pepper:
// Sine_wave
module Sine_wave
    #(
        parameter DATA_WIDTH    = 12,
        parameter ANGLE_WIDTH   = 16
    )(
    input                       clk,
    input                       reset,
    input                       ce,
    input  [DATA_WIDTH:0]       ampl,  
    input  [ANGLE_WIDTH-1:0]    step,  
    output [DATA_WIDTH:0]    sin_wave,
    output [DATA_WIDTH:0]    cos_wave   
);
localparam  MID_LVL = 2 << (DATA_WIDTH-1);
localparam angle_90 = 51315; 
wire signed [DATA_WIDTH:0] Xo_cordic, Yo_cordic;
reg [ANGLE_WIDTH-1:0] angle ;
wire [1:0] quarter;
localparam QUARTER_1 = 0;
localparam QUARTER_2 = 1;
localparam QUARTER_3 = 2;
localparam QUARTER_4 = 3;
reg [2:0] state;
cordic # (
    .DATA_WIDTH    (DATA_WIDTH),
    .ANGLE_WIDTH   (ANGLE_WIDTH)
    ) cordic ( 
    .clk        ( clk), 
    .rst        ( reset      ),
    .x_i        ( ampl       ), 
    .quarter_in ( state      ),
    .theta_i    ( angle      ),
    .x_o        ( Xo_cordic  ), 
    .y_o        ( Yo_cordic  ),
    .quarter_out( quarter    )
);
assign sin_wave = (quarter == QUARTER_1) | (quarter == QUARTER_2) ? MID_LVL + Yo_cordic : MID_LVL -Yo_cordic;
assign cos_wave = (quarter == QUARTER_1) | (quarter == QUARTER_4) ? MID_LVL + Xo_cordic : MID_LVL -Xo_cordic;
always@(posedge clk)begin
    if (!ce) begin
    end else if (reset) begin
        state <= QUARTER_1;
        angle <= 0;
    end else begin
        case (state)
            QUARTER_1: begin
  ...
Size: about 7400 cells after synthesis, about 720 flip-flops, roughly 58 I/O pins.
Settings: LEC_CHECK=0, ABC_AREA=1, CAP_MARGIN=20, CELL_PAD_IN_SITES_DETAIL_PLACEMENT=2, CELL_PAD_IN_SITES_GLOBAL_PLACEMENT=3, CORE_ASPECT_RATIO=0.99, CORE_MARGIN=2, CORE_UTILIZATION=40, CTS_CLUSTER_DIAMETER=179, GPL_ROUTABILITY_DRIVEN=0, GPL_TIMING_DRIVEN=0, PLACE_DENSITY_LB_ADDON=0.16, SLEW_MARGIN=30; clock period 3.53 ns.
run.sh (not shown) runs the stock make flow with config.mk's settings and CLKGATE_MAP_FILE=.
Input-level comparison between onyx and pepper:
diff --git a/flow/config.mk b/flow/config.mk
--- a/flow/config.mk
+++ b/flow/config.mk
@@ -9 +9 @@
-export CAP_MARGIN = 20
+export CAP_MARGIN = 5
@@ -11 +10,0 @@
-export CELL_PAD_IN_SITES_GLOBAL_PLACEMENT = 3
@@ -13 +12 @@
-export CORE_MARGIN = 2
+export CORE_MARGIN = 6
@@ -17 +15,0 @@
-export GPL_TIMING_DRIVEN = 0
==> comparison <==
pepper completed end to end with timing, DRC and antenna clean.
onyx got as far as global routing (5_1_grt), where a tool error ended the run.
Horizontal die dimension is higher on onyx
Re area after synthesis: no difference whatsoever between pepper and onyx.
Diff pepper -> onyx: setup fix buffers added after clock tree synthesis grew by 22, number of enable flip-flop cells held steady.
> inputs changed (onyx -> ember)
==> flow/config.mk <==
export PLATFORM = sky130hd
export DESIGN_NAME = Sine_wave
export DESIGN_NICKNAME = Sine_wave
export VERILOG_FILES = /design/flow/design.v
export SDC_FILE = /design/flow/constraint.sdc
export NUM_CORES = 4
export LEC_CHECK = 0
export CAP_MARGIN = 20
export CORE_MARGIN = 2
export CORE_UTILIZATION = 40
export HOLD_SLACK_MARGIN = 0.3
export SETUP_SLACK_MARGIN = 0.09
export SLEW_MARGIN = 20
==> flow/constraint.sdc <==
create_clock -name core_clock -period 5.0 [get_ports {clk}]
set_input_delay 1.0000 -clock core_clock [delete_from_list [all_inputs] [get_ports {clk}]]
set_output_delay 1.0000 -clock core_clock [all_outputs]
set_load 0.01 [all_outputs]
--- outcome ---
Initial core utilization was lower in ember than in onyx.
Taking onyx as the reference, in ember placeable core area went down by about 3%, adder and majority cell fraction of the synthesized area higher, placed wire-length estimate down 59%, vertical extent of the die now smaller.
Against onyx, ember reports a multiplexer share of the synthesized area that is higher.
Looking at the reports, ember completed the entire flow and the layout it produced met the timing, DRC and antenna checks.
Relative to onyx, the distinct cell type count of the synthesized netlist of ember is higher by about 70%.
ember vs onyx on yosys stat chip area: ember is the lower one.
[compare] base=onyx new=ember: total die size decreased by 11000 µm² relative to the old numbers; post-synthesis instance area dropped about 4%; xor/xnor cell area share of the yosys netlist +8.4 points.
--- input diff ember..juniper ---
diff --git a/flow/config.mk b/flow/config.mk
--- a/flow/config.mk
+++ b/flow/config.mk
@@ -7,0 +8 @@
+export ABC_AREA = 1
@@ -10,3 +11,3 @@
-export CORE_UTILIZATION = 40
-export HOLD_SLACK_MARGIN = 0.3
-export SETUP_SLACK_MARGIN = 0.09
+export CORE_UTILIZATION = 71
+export PLACE_DENSITY = 0.62
+export SETUP_SLACK_MARGIN = -0.01
==> flow/constraint.sdc <==
create_clock -name core_clock -period 3.19 [get_ports {clk}]
set_input_delay 0.6380 -clock core_clock [delete_from_list [all_inputs] [get_ports {clk}]]
set_output_delay 0.6380 -clock core_clock [all_outputs]
set_load 0.01 [all_outputs]
--- outcome ---
Between juniper and ember, number of signal-net buffers in the layout is higher for juniper, ember comes in under that.
Relative to ember, register-to-register setup slack decreased by 0.64 ns in juniper.
Total number of vias was higher in juniper than in ember.
Number of global-route vias before repair sits higher in juniper than in ember.
The final reports for juniper and ember show sequential share of layout area lower in the former.
juniper against ember; count of clock-buffer cells in the layout is down by a few percent.
juniper vs ember, cell type of the slowest stage on the worst timing path: sky130_fd_sc_hd__clkdlybuf4s50_1 vs sky130_fd_sc_hd__o41a_1
juniper vs ember — total wire length after detailed routing climbed by more than a quarter
Per the comparison of juniper with ember, number of logic gates moved up; number of well-tap cells placed has decreased.
juniper reports its worst setup path category as flop to primary output while ember reports flop to flop.

* * *

## run A
Starting RTL as in the previous note.
## Sine_wave
module Sine_wave
    #(
        parameter DATA_WIDTH    = 12,
        parameter ANGLE_WIDTH   = 16
    )(
    input                       clk,
    input                       reset,
    input                       ce,
    input  [DATA_WIDTH:0]       ampl,  
    input  [ANGLE_WIDTH-1:0]    step,  
    output [DATA_WIDTH:0]    sin_wave,
    output [DATA_WIDTH:0]    cos_wave   
);
localparam  MID_LVL = 2 << (DATA_WIDTH-1);
localparam angle_90 = 51315; 
wire signed [DATA_WIDTH:0] Xo_cordic, Yo_cordic;
reg [ANGLE_WIDTH-1:0] angle ;
wire [1:0] quarter;
localparam QUARTER_1 = 0;
localparam QUARTER_2 = 1;
localparam QUARTER_3 = 2;
localparam QUARTER_4 = 3;
reg [2:0] state;
cordic # (
    .DATA_WIDTH    (DATA_WIDTH),
    .ANGLE_WIDTH   (ANGLE_WIDTH)
    ) cordic ( 
    .clk        ( clk), 
    .rst        ( reset      ),
    .x_i        ( ampl       ), 
    .quarter_in ( state      ),
    .theta_i    ( angle      ),
    .x_o        ( Xo_cordic  ), 
    .y_o        ( Yo_cordic  ),
    .quarter_out( quarter    )
);
assign sin_wave = (quarter == QUARTER_1) | (quarter == QUARTER_2) ? MID_LVL + Yo_cordic : MID_LVL -Yo_cordic;
assign cos_wave = (quarter == QUARTER_1) | (quarter == QUARTER_4) ? MID_LVL + Xo_cordic : MID_LVL -Xo_cordic;
  ...
Settings: LEC_CHECK=0, CAP_MARGIN=20, CORE_ASPECT_RATIO=0.5, CORE_MARGIN=2, CORE_UTILIZATION=72, CTS_CLUSTER_DIAMETER=337, CTS_CLUSTER_SIZE=48, MAX_ROUTING_LAYER=met4, PLACE_DENSITY_LB_ADDON=0.0, SETUP_SLACK_MARGIN=0.68, SLEW_MARGIN=20, TNS_END_PERCENT=5; clock period 2.42 ns.
In the summary table, run A is marked failed, with error DPL-0033 raised in clock tree synthesis.
Changes in run B relative to run A:
# run A
export LEC_CHECK = 0
export CAP_MARGIN = 20
export CORE_ASPECT_RATIO = 0.5
export CORE_MARGIN = 2
export CORE_UTILIZATION = 72
export CTS_CLUSTER_DIAMETER = 337
export CTS_CLUSTER_SIZE = 48
export MAX_ROUTING_LAYER = met4
export PLACE_DENSITY_LB_ADDON = 0.0
export SETUP_SLACK_MARGIN = 0.68
export SLEW_MARGIN = 20
export TNS_END_PERCENT = 5
create_clock -name core_clock -period 2.42 [get_ports {clk}]
# run B
export LEC_CHECK = 0
export CAP_MARGIN = 20
export CORE_MARGIN = 2
export CORE_UTILIZATION = 65
export SLEW_MARGIN = 20
create_clock -name core_clock -period 2.34 [get_ports {clk}]
==> comparison <==
- Tool error DPL-0038 stopped run B during clock tree synthesis; no final results.
- There was hardly any difference in post-synthesis sequential area ratio between run B and run A.
- Horizontal die dimension (higher): run A
- From run A to run B, average instance area after synthesis did not move at all.
- The overall chip area in run B is 1.10 times that in run A.
- Diff run B and run A: number of rows in the core area higher in run B
- Run B vs. run A: instance count after placement with tap cells included went up by about 1.8%.
- Re synthesized area: no difference whatsoever between run A and run B.
- [compare] base=run A new=run B: number of standard cells after synthesis did not really move; overall die height now larger; global placer's final weighted congestion went down.
For run C, these inputs were changed with respect to run B:
# run B
export LEC_CHECK = 0
export CAP_MARGIN = 20
export CORE_MARGIN = 2
export CORE_UTILIZATION = 65
export SLEW_MARGIN = 20
create_clock -name core_clock -period 2.34 [get_ports {clk}]
# run C
export LEC_CHECK = 0
export CAP_MARGIN = 20
export CORE_MARGIN = 2
export CORE_UTILIZATION = 70
export SETUP_SLACK_MARGIN = -0.29
export SLEW_MARGIN = 20
create_clock -name core_clock -period 2.94 [get_ports {clk}]
--- outcome ---
- Run C never completed, since it errored out during global routing.
- Looking at core box area across run C and run B, the one that comes out higher is run B.
- The higher worst slack at placement of run C and run B is in run C.
- Summary: with run B as the reference, number of placed instances, taps included in run C moved down by a few percent.
#### Input delta (run D over run C)
# run C
export LEC_CHECK = 0
export CAP_MARGIN = 20
export CORE_MARGIN = 2
export CORE_UTILIZATION = 70
export SETUP_SLACK_MARGIN = -0.29
export SLEW_MARGIN = 20
create_clock -name core_clock -period 2.94 [get_ports {clk}]
# run D
export LEC_CHECK = 0
export CAP_MARGIN = 20
export CORE_MARGIN = 2
export CORE_UTILIZATION = 40
export SLEW_MARGIN = 20
create_clock -name core_clock -period 3.1 [get_ports {clk}]
Results
NOTE routability congestion estimate run C->run D decreased by a little under 10%. There was hardly any difference in number of register bits inferred by synthesis between run D and run C. On sequential-to-total area share from yosys stat, run D tracks run C almost exactly. Against run C, number of post-CTS setup repair buffers in run D rose by more than 10%. [run D] flow finished | final checks: failed | reasons: negative setup slack. Starting utilization of the core area was lower in the run labelled run D. Taking run C as 1.0, run D lands at 1.10 on number of CTS-inserted buffers. Re post-placement worst setup slack: run D and run C aren't equal, and the lower value belongs to run C. Die width went up by more than a quarter going from run C to run D. Run D — placed standard-cell area about 1.8% lower, run C as reference. Run D vs. run C: die footprint climbed 53000 um^2; post-synthesis mux area share saw little to no change.
Input-level comparison between run E and run D:
# run D
export LEC_CHECK = 0
export CAP_MARGIN = 20
export CORE_MARGIN = 2
export CORE_UTILIZATION = 40
export SLEW_MARGIN = 20
create_clock -name core_clock -period 3.1 [get_ports {clk}]
# run E
export LEC_CHECK = 0
export CAP_MARGIN = 20
export CORE_MARGIN = 2
export CORE_UTILIZATION = 72
export CTS_CLUSTER_DIAMETER = 53
export SETUP_SLACK_MARGIN = -0.07
export SLEW_MARGIN = 20
create_clock -name core_clock -period 3.39 [get_ports {clk}]
==> results <==
Run E completed end to end; final checks failed (negative setup slack).
From run E to run D, post-detailed-route DRC marker count did not move at all.
Compared with run D, in run E routed wire length fell by about 0.9%, final-report hold violation count stayed essentially flat, utilization rose by 30 points, data required time at the worst endpoint rose by 0.27 ns, core utilization at floorplan rose by 33 points.
